==> inputs of job 2566 <==
// conv_mac_unit
module conv_mac_unit (
	input wire aclk,
	input wire aresetn,
	input wire aclken,
	input wire[1:0] calfmt,
	input wire[8*16-1:0] mac_in_ftm,
	input wire[8*16-1:0] mac_in_wgt,
	input wire mac_in_ftm_masked,
	input wire[1:0] mac_in_info_along,
	input wire mac_in_valid,
	output wire[7:0] mac_out_exp,
	output wire[39:0] mac_out_frac,
	output wire[1:0] mac_out_info_along,
	output wire mac_out_valid
);
	localparam integer ATOMIC_C = 8;
	wire[ATOMIC_C*16-1:0] mul_op_a;
	wire[ATOMIC_C*16-1:0] mul_op_b;
	wire mul_ce;
	wire[ATOMIC_C*32-1:0] mul_res;
	conv_mac_cell #(
		.ATOMIC_C(ATOMIC_C),
		.EN_SMALL_FP16("true"),
		.INFO_ALONG_WIDTH(2),
		.SIM_DELAY(0)
	)mac_cell_u(
		.aclk(aclk),
		.aresetn(aresetn),
		.aclken(aclken),
		.calfmt(calfmt),
		.mac_in_ftm(mac_in_ftm),
		.mac_in_wgt(mac_in_wgt),
		.mac_in_ftm_masked(mac_in_ftm_masked),
		.mac_in_info_along(mac_in_info_along),
		.mac_in_valid(mac_in_valid),
		.mac_out_exp(mac_out_exp),
		.mac_out_frac(mac_out_frac),
		.mac_out_info_along(mac_out_info_along),
		.mac_out_valid(mac_out_valid),
		.mul_op_a(mul_op_a),
		.mul_op_b(mul_op_b),
		.mul_ce(mul_ce),
		.mul_res(mul_res)
	);
	genvar mul_i;
	generate
		for(mul_i = 0;mul_i < ATOMIC_C;mul_i = mul_i + 1)
		begin:mul_blk
			signed_mul #(
				.op_a_width(16),
				.op_b_width(16),
				.output_width(32),
				.en_in_reg("false"),
				.en_out_reg("false"),
				.simulation_delay(0)
			)mul_u(
				.clk(aclk),
				.ce_in_reg(1'b0),
				.ce_mul(mul_ce),
				.ce_out_reg(1'b0),
				.op_a(mul_op_a[mul_i*16+15:mul_i*16]),
				.op_b(mul_op_b[mul_i*16+15:mul_i*16]),
				.res(mul_res[mul_i*32+31:mul_i*32])
			);
		end
	endgenerate
endmodule
==> flow/config.mk <==
export PLATFORM = sky130hd
export DESIGN_NAME = conv_mac_unit
export DESIGN_NICKNAME = conv_mac_unit
export VERILOG_FILES = /design/flow/design.v
export SDC_FILE = /design/flow/constraint.sdc
export NUM_CORES = 4
export LEC_CHECK = 0
export ABC_AREA = 1
export CAP_MARGIN = 20
export CELL_PAD_IN_SITES_DETAIL_PLACEMENT = 0
export CORE_ASPECT_RATIO = 1.33
export CORE_MARGIN = 8
export CORE_UTILIZATION = 40
export CTS_CLUSTER_DIAMETER = 159
export CTS_CLUSTER_SIZE = 11
export MAX_ROUTING_LAYER = met5
export MIN_ROUTING_LAYER = met2
export PLACE_DENSITY = 0.95
export SLEW_MARGIN = 5
==> flow/constraint.sdc <==
create_clock -name core_clock -period 5.12 [get_ports {aclk}]
set_input_delay 1.0240 -clock core_clock [delete_from_list [all_inputs] [get_ports {aclk}]]
set_output_delay 1.0240 -clock core_clock [all_outputs]
set_load 0.01 [all_outputs]
run.sh (not shown) runs the stock make flow with config.mk's settings and CLKGATE_MAP_FILE=.
==> inputs of job 5938, as changes to job 2566 <==
==> flow/config.mk (replaced) <==
export PLATFORM = sky130hd
export DESIGN_NAME = conv_mac_unit
export DESIGN_NICKNAME = conv_mac_unit
export VERILOG_FILES = /design/flow/design.v
export SDC_FILE = /design/flow/constraint.sdc
export NUM_CORES = 4
export LEC_CHECK = 0
export CAP_MARGIN = 20
export CORE_MARGIN = 2
export CORE_UTILIZATION = 66
export SLEW_MARGIN = 20
==> flow/constraint.sdc (replaced) <==
create_clock -name core_clock -period 5.88 [get_ports {aclk}]
set_input_delay 1.1760 -clock core_clock [delete_from_list [all_inputs] [get_ports {aclk}]]
set_output_delay 1.1760 -clock core_clock [all_outputs]
set_load 0.01 [all_outputs]
==> inputs of job 1755, as changes to job 2566 <==
==> flow/config.mk (replaced) <==
export PLATFORM = sky130hd
export DESIGN_NAME = conv_mac_unit
export DESIGN_NICKNAME = conv_mac_unit
export VERILOG_FILES = /design/flow/design.v
export SDC_FILE = /design/flow/constraint.sdc
export NUM_CORES = 4
export LEC_CHECK = 0
export CAP_MARGIN = 20
export CORE_MARGIN = 2
export CORE_UTILIZATION = 72
export CTS_CLUSTER_DIAMETER = 382
export PLACE_DENSITY = 0.42
export SLEW_MARGIN = 20
==> flow/constraint.sdc (replaced) <==
create_clock -name core_clock -period 5.08 [get_ports {aclk}]
set_input_delay 1.0160 -clock core_clock [delete_from_list [all_inputs] [get_ports {aclk}]]
set_output_delay 1.0160 -clock core_clock [all_outputs]
set_load 0.01 [all_outputs]
==> notes <==
The highest die area belongs to job 2566, the lowest to job 1755. Between job 2566 and job 5938, the lower synthesized cell count is in job 5938 (gap about 22%, measured against job 5938). Against job 1755, the synthesized area of job 2566 is higher by 4.6%. Job 5938 produced a layout that fails on negative setup slack. Job 2566 stopped in 5_1_grt (GRT-0232). Job 1755 ended with an error in 5_1_grt (GRT-0232).
==> figures <==
	job 5938	job 1755	job 2566
Post-synthesis instance total	16000	16000	19600
Share of Yosys cell area claimed by the top area cell type	0.2712	0.2712	0.2593
Yosys synthesis chip area	0.1564 mm²	0.1564 mm²	0.1636 mm²
Largest buffer count on any clock path	3	3	4
Floorplan Core Area	0.2354 mm²	0.2165 mm²	0.4082 mm²
Synth Area per Inst	9.774 µm²	9.774 µm²	8.347 µm²
Adder share	0.3488	0.3488	0.3335
Global placer's final weighted congestion	1.006	1.039	1.093
Share of synthesized cell area in and, or, nand and nor gates	0.1433	0.1433	0.1563
Run status	finished with violations	aborted with a tool error	aborted with a tool error
Stage where the flow stopped	-	5_1_grt	5_1_grt
Violated checks	negative setup slack	-	-


==> 08-01 <==
conv_mac_unit again, from the RTL that the note above started with.
export LEC_CHECK = 0
export ABC_AREA = 1
export CAP_MARGIN = 20
export CORE_MARGIN = 2
export CORE_UTILIZATION = 60
export CTS_CLUSTER_SIZE = 99
export SLEW_MARGIN = 20
create_clock -name core_clock -period 4.27 [get_ports {aclk}]
==> 12-15 (differences from 08-01) <==
- ABC_AREA: 1 -> not set
- CORE_UTILIZATION: 60 -> 40
- CTS_CLUSTER_SIZE: 99 -> not set
==> flow/constraint.sdc (replaced) <==
create_clock -name core_clock -period 7.0 [get_ports {aclk}]
set_input_delay 1.4000 -clock core_clock [delete_from_list [all_inputs] [get_ports {aclk}]]
set_output_delay 1.4000 -clock core_clock [all_outputs]
set_load 0.01 [all_outputs]
==> 06-06 (differences from 08-01) <==
- ABC_AREA: 1 -> not set
- CORE_UTILIZATION: 60 -> 66
- CTS_CLUSTER_SIZE: 99 -> 72
- SETUP_SLACK_MARGIN: not set -> 1.09
- SLEW_MARGIN: 20 -> 5
==> flow/constraint.sdc (replaced) <==
create_clock -name core_clock -period 3.89 [get_ports {aclk}]
set_input_delay 0.7780 -clock core_clock [delete_from_list [all_inputs] [get_ports {aclk}]]
set_output_delay 0.7780 -clock core_clock [all_outputs]
set_load 0.01 [all_outputs]
==> 10-22 (differences from 08-01) <==
- CELL_PAD_IN_SITES_GLOBAL_PLACEMENT: not set -> 2
- CORE_UTILIZATION: 60 -> 33
- CTS_CLUSTER_SIZE: 99 -> not set
- MAX_ROUTING_LAYER: not set -> met5
- PLACE_DENSITY_LB_ADDON: not set -> 0.21
- SETUP_SLACK_MARGIN: not set -> 0.32
==> flow/constraint.sdc (replaced) <==
create_clock -name core_clock -period 4.81 [get_ports {aclk}]
set_input_delay 0.9620 -clock core_clock [delete_from_list [all_inputs] [get_ports {aclk}]]
set_output_delay 0.9620 -clock core_clock [all_outputs]
set_load 0.01 [all_outputs]
==> results <==
12-15 finished with timing, DRC and antenna clean. 06-06 finished but failed the layout checks on setup timing. 08-01 finished but failed the layout checks on setup timing. 10-22 finished but fails on setup timing. Against 10-22, the sequential share of layout area of 08-01 is higher by 0.43 points. Wire length: 12-15 < 06-06 < 08-01 < 10-22. The highest cell area belongs to 10-22, the lowest to 12-15.
==> figures <==
	08-01	12-15	06-06	10-22
Result of the run	complete, but fails checks	finished clean	complete, but fails checks	complete, but fails checks
Reasons for failing layout checks	setup timing	-	setup timing	setup timing
Post-Syn Instances	19,600	16,003	16,003	19,600
Setup bufs post-CTS	212	0	251	299
Count of clock buffers in the final design	195	200	184	223
Number of multi-input combinational cells	12,821	11,419	11,419	12,821
Worst Path Max Fanout	8	10	5	7
Period minus WS final	5785 ps	6729 ps	6534 ps	5658 ps


==> run D: inputs <==
conv_mac_unit again, from the RTL that the note above started with.
clock: 3.88 ns
lec_check: 0
cap_margin: 0
core_margin: 2
core_utilization: 72
cts_cluster_size: 25
hold_slack_margin: 0.3
max_routing_layer: met4
setup_slack_margin: 0.51
slew_margin: 10
tns_end_percent: 60
==> run A (differences from run D) <==
Settings changed: CAP_MARGIN 0 to 20, CORE_UTILIZATION 72 to 65, CTS_CLUSTER_SIZE 25 to default, HOLD_SLACK_MARGIN 0.3 to default, MAX_ROUTING_LAYER met4 to default, SETUP_SLACK_MARGIN 0.51 to default, SLEW_MARGIN 10 to 20, TNS_END_PERCENT 60 to default.
==> flow/constraint.sdc (replaced) <==
create_clock -name core_clock -period 3.99 [get_ports {aclk}]
set_input_delay 0.7980 -clock core_clock [delete_from_list [all_inputs] [get_ports {aclk}]]
set_output_delay 0.7980 -clock core_clock [all_outputs]
set_load 0.01 [all_outputs]
==> results.yml <==
# physical design summary
global_routing:
  grt_usage_pct: 66.2
status:
  lastStage: "5_1_grt"
  error_line: "[ERROR GRT-0232] Routing congestion too high. Check the congestion heatmap in the GUI."
  status: "aborted with a tool error"
floorplanning:
  initial_core_util_pct: 72.2
  rows: 171
clock_network:
  postCtsSetupBuffers: 330
  cts_buffers: 158
placement:
  place_inst: 20500
[end of results for run D]
==> results.yml <==
# yosys + openroad results
status:
  check.faults: "setup timing"
  status: "failed layout checks"
floorplanning:
  rows: 180
  initial_core_util_pct: 65.2
clock_network:
  cts_buffers: 159
  postCtsSetupBuffers: 275
sta:
  setup_slack_ns: -2.94
  setup_viol: 292
global_routing:
  grt_usage_pct: 39.2
[end of results for run A]
